==> v19 <==
// comp_mult_top
module comp_mult_top #(
parameter NO_MULT   = 4     ,  
parameter APB_BADDR = 0     ,  
parameter SYS_AW    = 16    ,  
parameter REG_DW    = 16       
)(
input                    clk         ,  
input                    rst_n       ,  
input      [ SYS_AW-1:0] apb_paddr   ,  
input                    apb_psel    ,  
input                    apb_penable ,  
input                    apb_pwrite  ,  
input      [REG_DW -1:0] apb_pwdata  ,  
output                   apb_pready  ,  
output reg [REG_DW -1:0] apb_prdata  ,  
output reg               apb_pslverr ,  
output reg               mem_ce      ,  
output reg               mem_we      ,  
output reg [SYS_AW -1:0] mem_addr    ,  
output reg [     8 -1:0] mem_wr_data ,  
input      [     8 -1:0] mem_rd_data    
);
localparam DWIDTH = 8 ;
localparam IDLE   = 2'b00;  
localparam RD_OPS = 2'b01;  
localparam WORK   = 2'b10;  
localparam WR_RES = 2'b11;  
reg  [       REG_DW -1:0] op1_addr      ;  
reg  [       REG_DW -1:0] op2_addr      ;  
reg  [       REG_DW -1:0] res_addr      ;  
reg  [       REG_DW -1:0] no_op         ;  
reg  [       REG_DW -1:0] cfg_start     ;  
reg  [       REG_DW -1:0] sts_stop      ;  
wire                      wr_op1_addr   ;  
wire                      wr_op2_addr   ;  
wire                      wr_res_addr   ;  
wire                      wr_no_op      ;  
wire                      wr_cfg_start  ;  
wire                      wr_sts_stop   ;  
wire                      rd_sts_stop   ;  
wire                      rd_sts_state  ;  
wire                      sel_regs      ;  
reg                       op_val        ;  
wire                      op_rdy        ;  
  ...
==> flow/config.mk <==
export PLATFORM = sky130hd
export DESIGN_NAME = comp_mult_top
export DESIGN_NICKNAME = comp_mult_top
export VERILOG_FILES = /design/flow/design.v
export SDC_FILE = /design/flow/constraint.sdc
export NUM_CORES = 4
export LEC_CHECK = 0
export ABC_AREA = 1
export CAP_MARGIN = 20
export CORE_MARGIN = 2
export CORE_UTILIZATION = 71
export CTS_CLUSTER_DIAMETER = 28
export CTS_CLUSTER_SIZE = 72
export PLACE_DENSITY_LB_ADDON = 0.27
export SETUP_SLACK_MARGIN = 1.1
export SLEW_MARGIN = 20
==> flow/constraint.sdc <==
create_clock -name core_clock -period 6.47 [get_ports {clk}]
set_input_delay 1.2940 -clock core_clock [delete_from_list [all_inputs] [get_ports {clk}]]
set_output_delay 1.2940 -clock core_clock [all_outputs]
set_load 0.01 [all_outputs]
run.sh (not shown) runs the stock make flow with config.mk's settings and CLKGATE_MAP_FILE=.
==> v24: changes against v19 <==
Settings changed: CAP_MARGIN 20 to 25, CTS_CLUSTER_DIAMETER 28 to unset, GPL_ROUTABILITY_DRIVEN set to 0, GPL_TIMING_DRIVEN set to 1, HOLD_SLACK_MARGIN set to 0.29, PLACE_DENSITY_LB_ADDON 0.27 to 0.07, SETUP_SLACK_MARGIN 1.1 to -0.44, TNS_END_PERCENT set to 45.
==> flow/constraint.sdc (replaced) <==
create_clock -name core_clock -period 6.13 [get_ports {clk}]
set_input_delay 1.2260 -clock core_clock [delete_from_list [all_inputs] [get_ports {clk}]]
set_output_delay 1.2260 -clock core_clock [all_outputs]
set_load 0.01 [all_outputs]
==> summary of the runs <==
In synthesized cell count, v24 and v19 do not differ. v19 never finished: it broke off in global routing. v24 finished but failed the layout checks on setup timing. Die size is the same in v19 and v24. Synthesized area is the same in v24 and v19.

==> wip/fjord: inputs <==
comp_mult_top again, from the RTL that the note above started with.
export LEC_CHECK = 0
export ABC_AREA = 0
export CAP_MARGIN = 20
export CORE_MARGIN = 2
export CORE_UTILIZATION = 71
export CTS_CLUSTER_DIAMETER = 197
export CTS_CLUSTER_SIZE = 32
export PLACE_DENSITY_LB_ADDON = 0.27
export SETUP_SLACK_MARGIN = 0.16
export SLEW_MARGIN = 20
create_clock -name core_clock -period 6.87 [get_ports {clk}]
==> wip/indigo: changes against wip/fjord <==
- ABC_AREA: 0 -> default
- CTS_CLUSTER_DIAMETER: 197 -> default
- CTS_CLUSTER_SIZE: 32 -> 51
- PLACE_DENSITY_LB_ADDON: 0.27 -> 0.0
- SETUP_SLACK_MARGIN: 0.16 -> 1.78
==> flow/constraint.sdc (replaced) <==
create_clock -name core_clock -period 6.18 [get_ports {clk}]
set_input_delay 1.2360 -clock core_clock [delete_from_list [all_inputs] [get_ports {clk}]]
set_output_delay 1.2360 -clock core_clock [all_outputs]
set_load 0.01 [all_outputs]
==> comparison <==
wip/fjord finished but failed the layout checks on negative setup slack. wip/indigo ended with an error in global routing (GRT-0232). In die size, wip/fjord and wip/indigo do not differ. In area after synthesis, wip/fjord and wip/indigo do not differ. In synthesized cell count, wip/fjord and wip/indigo do not differ.
